Design multicycle_arithmetic, start of the top module:
module multicycle_arithmetic(
    input clk, rst, start, 
    input [1:0] op, 
    input [7:0] a, b, 
    output reg done, 
    output reg [15:0] result
);
Size: ~1400 cells after synthesis, ~24 flip-flops, roughly 38 I/O pins.
==> flow/config.mk <==
export PLATFORM = sky130hd
export DESIGN_NAME = multicycle_arithmetic
export DESIGN_NICKNAME = multicycle_arithmetic
export VERILOG_FILES = /design/flow/design.v
export SDC_FILE = /design/flow/constraint.sdc
export NUM_CORES = 4
export LEC_CHECK = 0
export ABC_AREA = 1
export CAP_MARGIN = 20
export CORE_MARGIN = 2
export CORE_UTILIZATION = 26
export CTS_CLUSTER_SIZE = 15
export HOLD_SLACK_MARGIN = -0.08
export SETUP_SLACK_MARGIN = -1.53
export SLEW_MARGIN = 5
==> flow/constraint.sdc <==
create_clock -name core_clock -period 35.0 [get_ports {clk}]
set_input_delay 7.0000 -clock core_clock [delete_from_list [all_inputs] [get_ports {clk}]]
set_output_delay 7.0000 -clock core_clock [all_outputs]
set_load 0.01 [all_outputs]
run.sh (not shown) runs the stock make flow with config.mk's settings and CLKGATE_MAP_FILE=.
Change:
==> flow/config.mk (replaced) <==
export PLATFORM = sky130hd
export DESIGN_NAME = multicycle_arithmetic
export DESIGN_NICKNAME = multicycle_arithmetic
export VERILOG_FILES = /design/flow/design.v
export SDC_FILE = /design/flow/constraint.sdc
export NUM_CORES = 4
export LEC_CHECK = 0
export CAP_MARGIN = 20
export CORE_MARGIN = 2
export CORE_UTILIZATION = 58
export SLEW_MARGIN = 20
==> flow/constraint.sdc (replaced) <==
create_clock -name core_clock -period 19.1 [get_ports {clk}]
set_input_delay 3.8200 -clock core_clock [delete_from_list [all_inputs] [get_ports {clk}]]
set_output_delay 3.8200 -clock core_clock [all_outputs]
set_load 0.01 [all_outputs]
What happened: Now the flow failed in global routing. Die area fell by well over a third. Synthesized area fell slightly. Synthesized cell count fell by about a fifth.
Change:
--- a/flow/config.mk
+++ b/flow/config.mk
@@ -6,6 +6,9 @@
 export NUM_CORES = 4
 export LEC_CHECK = 0
+export ABC_AREA = 1
 export CAP_MARGIN = 20
 export CORE_MARGIN = 2
-export CORE_UTILIZATION = 58
+export CORE_UTILIZATION = 61
+export CTS_CLUSTER_DIAMETER = 322
+export CTS_CLUSTER_SIZE = 98
 export SLEW_MARGIN = 20
- Now the flow ended with an error in clock tree synthesis on DPL-0038
- area after synthesis came out higher by 1.6%
- die area came out lower by 3.3%
- synthesized cell count came out higher by 21%
Change:
--- a/flow/config.mk
+++ b/flow/config.mk
@@ -9,6 +9,5 @@
 export CAP_MARGIN = 20
 export CORE_MARGIN = 2
-export CORE_UTILIZATION = 61
-export CTS_CLUSTER_DIAMETER = 322
+export CORE_UTILIZATION = 68
 export CTS_CLUSTER_SIZE = 98
 export SLEW_MARGIN = 20
==> flow/constraint.sdc (replaced) <==
create_clock -name core_clock -period 35.7 [get_ports {clk}]
set_input_delay 7.1400 -clock core_clock [delete_from_list [all_inputs] [get_ports {clk}]]
set_output_delay 7.1400 -clock core_clock [all_outputs]
set_load 0.01 [all_outputs]
Effect: Now the flow finished with timing, DRC and antenna clean; synthesized cell count does not change; die size shrinks by roughly a tenth; synthesized area does not change.
Change:
--- a/flow/config.mk
+++ b/flow/config.mk
@@ -7,7 +7,7 @@
 export LEC_CHECK = 0
 export ABC_AREA = 1
-export CAP_MARGIN = 20
+export CAP_MARGIN = 5
 export CORE_MARGIN = 2
-export CORE_UTILIZATION = 68
-export CTS_CLUSTER_SIZE = 98
+export CORE_UTILIZATION = 70
+export CTS_CLUSTER_DIAMETER = 197
 export SLEW_MARGIN = 20
==> flow/constraint.sdc (replaced) <==
create_clock -name core_clock -period 15.6 [get_ports {clk}]
set_input_delay 3.1200 -clock core_clock [delete_from_list [all_inputs] [get_ports {clk}]]
set_output_delay 3.1200 -clock core_clock [all_outputs]
set_load 0.01 [all_outputs]
After rerunning:
- The changed run died in detailed placement (DPL-0033)
- synthesized area stays the same
- synthesized cell count is unchanged
- die size decreases by 2.8%

========
Starting RTL as in the previous note.
Settings: LEC_CHECK=0, CAP_MARGIN=25, CELL_PAD_IN_SITES_DETAIL_PLACEMENT=1, CORE_ASPECT_RATIO=0.64, CORE_MARGIN=2, CORE_UTILIZATION=69, CTS_CLUSTER_DIAMETER=51, GPL_TIMING_DRIVEN=0, PLACE_DENSITY_LB_ADDON=0.18, SLEW_MARGIN=5, TNS_END_PERCENT=45; clock period 20.4 ns.
The first run never finished: it broke off in 3_5_place_dp (DPL-0033).
Edit:
Settings changed: CAP_MARGIN 25 to 20, CELL_PAD_IN_SITES_DETAIL_PLACEMENT 1 to not set, CORE_ASPECT_RATIO 0.64 to not set, CORE_UTILIZATION 69 to 40, CTS_CLUSTER_DIAMETER 51 to not set, GPL_TIMING_DRIVEN 0 to not set, PLACE_DENSITY_LB_ADDON 0.18 to not set, SLEW_MARGIN 5 to 20, TNS_END_PERCENT 45 to not set.
Clock period 20.4 ns to 34.5 ns, I/O delays scaled along.
=>
- The new run ran to the end with no violations
- synthesized area stays the same
- die size rises by 69%
- synthesized cell count does not change
Edit:
Settings changed: CORE_UTILIZATION 40 to 64.
Clock period 34.5 ns to 27.7 ns, I/O delays scaled along.
After rerunning:
- The new run stopped in 4_1_cts with DPL-0033
- synthesized area is unchanged
- die size falls by 37%
- synthesized cell count does not change
Edit:
Settings changed: CORE_UTILIZATION 64 to 15.
Clock period 27.7 ns to 35.7 ns, I/O delays scaled along.
Now the flow finished with timing, DRC and antenna clean.
Die size came out higher to 4.1 times its value.
Area after synthesis does not change.
Synthesized cell count stays the same.
Edit:
Settings changed: CORE_UTILIZATION 15 to 40.
Clock period 35.7 ns to 35.0 ns, I/O delays scaled along.
=> Wire length rose by a few percent; design area stays flat; sequential share of layout area hardly moves.
Edit:
Settings changed: ABC_AREA set to 1, CAP_MARGIN 20 to 5, CELL_PAD_IN_SITES_GLOBAL_PLACEMENT set to 3, CORE_ASPECT_RATIO set to 1.35, CORE_MARGIN 2 to 6, CORE_UTILIZATION 40 to 53, GPL_TIMING_DRIVEN set to 0, PLACE_DENSITY_LB_ADDON set to 0.06, SETUP_SLACK_MARGIN set to 5.0, TNS_END_PERCENT set to 70.
With this change the flow ended with an error in 3_1_place_gp_skip_io (FLW-0024).
Synthesized area goes up by 1.6%.
Synthesized cell count went up by 21%.
Die size decreases by 13%.

========
Setup of run A:
multicycle_arithmetic again, from the RTL that the note above started with.
## multicycle_arithmetic
module multicycle_arithmetic(
    input clk, rst, start, 
    input [1:0] op, 
    input [7:0] a, b, 
    output reg done, 
    output reg [15:0] result
);
    reg [2:0] state;
    parameter IDLE = 3'b000, LOAD = 3'b001, ADD = 3'b010, SUB = 3'b011, 
              MUL = 3'b100, DIV = 3'b101, DONE = 3'b110;
    always @(posedge clk or posedge rst) begin
        if (rst) begin
            state <= IDLE;
            done <= 0;
            result <= 0;
        end else begin
            case (state)
                IDLE: begin
                    done <= 0;
                    if (start) state <= LOAD;
                end
                LOAD: begin
                    case (op)
                        2'b00: state <= ADD;
                        2'b01: state <= SUB;
                        2'b10: state <= MUL;
                        2'b11: state <= DIV;
                        default: state <= DONE;
                    endcase
                end
                ADD: begin
                    result <= a + b;
                    state <= DONE;
                end
                SUB: begin
                    result <= a - b;
  ...
==> flow/config.mk <==
export PLATFORM = sky130hd
export DESIGN_NAME = multicycle_arithmetic
export DESIGN_NICKNAME = multicycle_arithmetic
export VERILOG_FILES = /design/flow/design.v
export SDC_FILE = /design/flow/constraint.sdc
export NUM_CORES = 4
export LEC_CHECK = 0
export CAP_MARGIN = 40
export CORE_MARGIN = 2
export CORE_UTILIZATION = 72
export CTS_CLUSTER_DIAMETER = 80
export CTS_CLUSTER_SIZE = 56
export SLEW_MARGIN = 20
==> flow/constraint.sdc <==
create_clock -name core_clock -period 21.1 [get_ports {clk}]
set_input_delay 4.2200 -clock core_clock [delete_from_list [all_inputs] [get_ports {clk}]]
set_output_delay 4.2200 -clock core_clock [all_outputs]
set_load 0.01 [all_outputs]
Seen in the log of run A: DPL-0033 during detailed placement, after which the run never completed.
## Diff of input files: run B against run A
# run A
export LEC_CHECK = 0
export CAP_MARGIN = 40
export CORE_MARGIN = 2
export CORE_UTILIZATION = 72
export CTS_CLUSTER_DIAMETER = 80
export CTS_CLUSTER_SIZE = 56
export SLEW_MARGIN = 20
create_clock -name core_clock -period 21.1 [get_ports {clk}]
# run B
export LEC_CHECK = 0
export ABC_AREA = 1
export CAP_MARGIN = 15
export CORE_ASPECT_RATIO = 1.35
export CORE_MARGIN = 2
export CORE_UTILIZATION = 40
export SLEW_MARGIN = 20
create_clock -name core_clock -period 35.0 [get_ports {clk}]
--- outcome ---
Per the final summary, run B finished and its layout is clean on timing, DRC and antenna. Run B vs run A: die area up in run B. Diff run A and run B: and-or/or-and share of the synthesized area lower in run B. Prevailing logic family in the synthesized netlist: simple AND/OR/NAND/NOR gates -> run B, adder cells -> run A. Floorplan-stage core utilization for run B: 32 points down relative to run A. What run B reported for number of core rows has to be multiplied by 0.64 to get the figure for run A.
Setup changes, run B to run C
# run B
export LEC_CHECK = 0
export ABC_AREA = 1
export CAP_MARGIN = 15
export CORE_ASPECT_RATIO = 1.35
export CORE_MARGIN = 2
export CORE_UTILIZATION = 40
export SLEW_MARGIN = 20
create_clock -name core_clock -period 35.0 [get_ports {clk}]
# run C
export LEC_CHECK = 0
export ABC_AREA = 1
export CAP_MARGIN = 15
export CORE_ASPECT_RATIO = 1.35
export CORE_MARGIN = 6
export CORE_UTILIZATION = 53
export GPL_TIMING_DRIVEN = 0
export PLACE_DENSITY_LB_ADDON = 0.06
export SETUP_SLACK_MARGIN = 5.0
export SLEW_MARGIN = 20
export TNS_END_PERCENT = 70
create_clock -name core_clock -period 35.0 [get_ports {clk}]
Results
- Run C vs. run B: starting density of the core went up 14 points, wire length after detailed routing went up by 2000 um.
- Cmp run C and run B / shortest period the worst path allows / lower: run C
- Final standard cell area without fillers of run C exceeds that of run B by more than 10%.
- Delta (run C minus run B): final worst setup slack now larger, number of cells on the critical path now sits higher, via count went up.
--- input diff run C..run D ---
# run C
export LEC_CHECK = 0
export ABC_AREA = 1
export CAP_MARGIN = 15
export CORE_ASPECT_RATIO = 1.35
export CORE_MARGIN = 6
export CORE_UTILIZATION = 53
export GPL_TIMING_DRIVEN = 0
export PLACE_DENSITY_LB_ADDON = 0.06
export SETUP_SLACK_MARGIN = 5.0
export SLEW_MARGIN = 20
export TNS_END_PERCENT = 70
create_clock -name core_clock -period 35.0 [get_ports {clk}]
# run D
export LEC_CHECK = 0
export ABC_AREA = 1
export CAP_MARGIN = 30
export CORE_ASPECT_RATIO = 1.35
export CORE_MARGIN = 6
export CORE_UTILIZATION = 31
export GPL_TIMING_DRIVEN = 0
export PLACE_DENSITY_LB_ADDON = 0.06
export SLEW_MARGIN = 20
create_clock -name core_clock -period 35.0 [get_ports {clk}]
Results
- Run comparison: run D cell type of the slowest stage on the worst timing path clkdlybuf4s50_1; run C cell type of the slowest stage on the worst timing path ha_1
- [compare] base=run C new=run D: signed area change from the synthesized netlist to the final layout went down 9.2 points; worst reg-to-reg path cell count higher; combinational share of cell area increased 1.3 points.
- Cell count along the critical path: run D and run C compared, higher one is run D

========
Starting RTL as in the previous note.
clock: 15.6 ns
lec_check: 0
abc_area: 1
cap_margin: 5
core_margin: 2
core_utilization: 72
cts_cluster_diameter: 197
cts_cluster_size: 67
place_density: 0.36
setup_slack_margin: 0.42
slew_margin: 20
The starting point aborted during 3_5_place_dp on DPL-0033.
Next try:
Settings changed: ABC_AREA 1 to default, CAP_MARGIN 5 to 20, CORE_UTILIZATION 72 to 62, CTS_CLUSTER_DIAMETER 197 to default, CTS_CLUSTER_SIZE 67 to default, PLACE_DENSITY 0.36 to default, SETUP_SLACK_MARGIN 0.42 to default.
Clock period 15.6 ns to 35.7 ns, I/O delays scaled along.
=> This time the run went through all stages and came out clean; synthesized area drops by about 1.6%; synthesized cell count drops by 17%; die size climbs by about 14%.
Next try:
Settings changed: ABC_AREA from default to 1, CORE_UTILIZATION 62 to 70, CTS_CLUSTER_DIAMETER from default to 218, CTS_CLUSTER_SIZE from default to 14.
Clock period 35.7 ns to 29.9 ns, I/O delays scaled along.
The new run never finished: it broke off in 4_1_cts on DPL-0033.
Die size drops by 9.7%.
Synthesized area climbs by about 1.6%.
Synthesized cell count climbs by 21%.
Next try:
Settings changed: CTS_CLUSTER_SIZE 14 to 73, HOLD_SLACK_MARGIN from default to 0.3, PLACE_DENSITY from default to 0.65, SETUP_SLACK_MARGIN from default to -2.0.
Clock period 29.9 ns to 30.0 ns, I/O delays scaled along.
Effect: This time the run did not get past 5_1_grt on DPL-0038; area after synthesis is unchanged; die size does not change; synthesized cell count stays the same.

========
Starting RTL as in the previous note.
Settings: LEC_CHECK=0, ABC_AREA=1, CAP_MARGIN=20, CORE_MARGIN=2, CORE_UTILIZATION=65, CTS_CLUSTER_SIZE=89, HOLD_SLACK_MARGIN=0.29, SETUP_SLACK_MARGIN=-2.0, SLEW_MARGIN=20, TNS_END_PERCENT=35; clock period 30.0 ns.
The starting point finished with setup timing left.
Edit:
Settings changed: ABC_AREA 1 to default, CORE_UTILIZATION 65 to 40, CTS_CLUSTER_SIZE 89 to default, HOLD_SLACK_MARGIN 0.29 to default, SETUP_SLACK_MARGIN -2.0 to 5.0, TNS_END_PERCENT 35 to default.
Clock period 30.0 ns to 34.5 ns, I/O delays scaled along.
With this change the flow went through all stages and came out clean.
Area after synthesis decreases by about 1.6%.
Worst hold slack stays flat.
Cell area drops by about 1.7%.
Core utilization went down by 35 points.
Edit:
Settings changed: CAP_MARGIN 20 to 30, CTS_CLUSTER_SIZE from default to 33, PLACE_DENSITY_LB_ADDON from default to 0.26, SETUP_SLACK_MARGIN 5.0 to default.
Clock period 34.5 ns to 35.0 ns, I/O delays scaled along.
The new run produced a clean layout.
Worst setup slack degrades by 510 ps.
Via count goes down by 3.9%.
Wire length goes down by 6.4%.
Cell area goes down by 9.4%.
Area after synthesis stays the same.
Global-route usage goes down by 1.9 points.
Utilization goes down by 5.2 points.
Cell count goes down by 5.4%.
Clock skew goes up by 5.6 ps.
Edit:
Settings changed: ABC_AREA from default to 1, CAP_MARGIN 30 to 25, CELL_PAD_IN_SITES_DETAIL_PLACEMENT from default to 2, CORE_UTILIZATION 40 to 60, SLEW_MARGIN 20 to 15.
After rerunning: With this change the flow stopped in detailed placement; synthesized area rises by 1.6%; synthesized cell count increases by 21%; die size drops by 32%.
Edit:
Settings changed: ABC_AREA 1 to default, CAP_MARGIN 25 to 20, CELL_PAD_IN_SITES_DETAIL_PLACEMENT 2 to default, CORE_UTILIZATION 60 to 26, CTS_CLUSTER_SIZE 33 to 15, HOLD_SLACK_MARGIN from default to -0.08, PLACE_DENSITY_LB_ADDON 0.26 to default, SLEW_MARGIN 15 to 20.
Result:
- Now the flow completed with no timing, DRC or antenna violations
- die area is higher by 120%
- area after synthesis is lower by 1.6%
- synthesized cell count is lower by 17%

========
## lane 1
Starting RTL as in the previous note.
export LEC_CHECK = 0
export ABC_AREA = 0
export CAP_MARGIN = 25
export CELL_PAD_IN_SITES_DETAIL_PLACEMENT = 2
export CORE_MARGIN = 7
export CORE_UTILIZATION = 60
export CTS_CLUSTER_SIZE = 33
export GPL_ROUTABILITY_DRIVEN = 0
export PLACE_DENSITY_LB_ADDON = 0.26
export SLEW_MARGIN = 15
create_clock -name core_clock -period 35.0 [get_ports {clk}]
Lane 1: aborted in 3_5_place_dp (tool error)
--- input diff lane 1..lane 2 ---
Settings: changing CORE_UTILIZATION from 60 to 40; changing CTS_CLUSTER_SIZE from 33 to 100; setting CTS_CLUSTER_DIAMETER to 290 for the first time; changing SLEW_MARGIN from 15 to 0; removing CELL_PAD_IN_SITES_DETAIL_PLACEMENT (formerly 2); setting SETUP_SLACK_MARGIN to -2.0 for the first time; setting TNS_END_PERCENT to 25 for the first time; changing CORE_MARGIN from 7 to 10; removing GPL_ROUTABILITY_DRIVEN (formerly 0); removing ABC_AREA (formerly 0); removing PLACE_DENSITY_LB_ADDON (formerly 0.26); changing CAP_MARGIN from 25 to 20.
==> results <==
- STATUS run=lane 2 STAGES=ALL_DONE FINAL_CHECKS=FAILED CAUSE=setup timing
- Diff lane 1..lane 2 | area share of fa/ha/maj cells after synthesis | unchanged
- Lane 1 -> lane 2: sequential share of the synthesized area delta 0, exact match
- Re count of instantiated cells in the yosys netlist: no difference whatsoever between lane 2 and lane 1.
- Number of placement rows went up by more than a quarter going from lane 1 to lane 2.
- Total core area, lane 1 and lane 2: larger value in lane 2
- STATUS die size: lane 2 loses against lane 1
Changes in lane 3 relative to lane 2:
Settings: changing SETUP_SLACK_MARGIN from -2.0 to -1.62; setting ABC_AREA to 1 for the first time; changing CORE_MARGIN from 10 to 2; changing CORE_UTILIZATION from 40 to 59.
--- outcome ---
- Lane 3 finished all stages; the layout is clean.
- Final weighted congestion in routability-driven placement went up slightly going from lane 2 to lane 3.
- Of the two values seen for main combinational cell family by area after synthesis, adder cells was produced by lane 2 and simple AND/OR/NAND/NOR gates by lane 3.
- Lane 3 ended up with a higher number of cells in Yosys stat than lane 2 did.
- Going from lane 2 to lane 3, count of non-filler cells in the finished layout shows an increase of 117; tally of unique sky130hd cells used after synthesis shows a reduction of about 46%.
Input changes introduced in lane 4 (baseline for comparison: lane 3):
Settings: GPL_ROUTABILITY_DRIVEN now 1, previously not set; SETUP_SLACK_MARGIN now 3.9, was -1.62; CORE_UTILIZATION now 56, was 59; SLEW_MARGIN now 15, was 0; CORE_MARGIN now 7, was 2; CELL_PAD_IN_SITES_DETAIL_PLACEMENT now 2, previously not set; CTS_CLUSTER_DIAMETER no longer set, was 290; PLACE_DENSITY_LB_ADDON now 0.19, previously not set; CTS_CLUSTER_SIZE now 33, was 100; TNS_END_PERCENT no longer set, was 25; CAP_MARGIN now 40, was 20.
--- outcome ---
Lane 4 did not finish: a tool error stopped it during 3_5_place_dp.
Count of flip-flops with a built-in enable after synthesis: lane 3 vs lane 4 identical
Compared to lane 3, lane 4 has width of the chip 13 um higher.
Lane 4 ends up with lower final weighted congestion of routability-driven global placement than lane 3 does.
Delta (lane 4 minus lane 3): total number of placement rows increased 1; initial standard-cell utilization of the core decreased 2.8 points; proportion of register bits with asynchronous set or reset after synthesis essentially unchanged.
On vertical die dimension: between lane 4 and lane 3, it ends up lower for lane 3.
Summary of lane 4 over lane 3: placeable core area has increased; overall die area has increased.
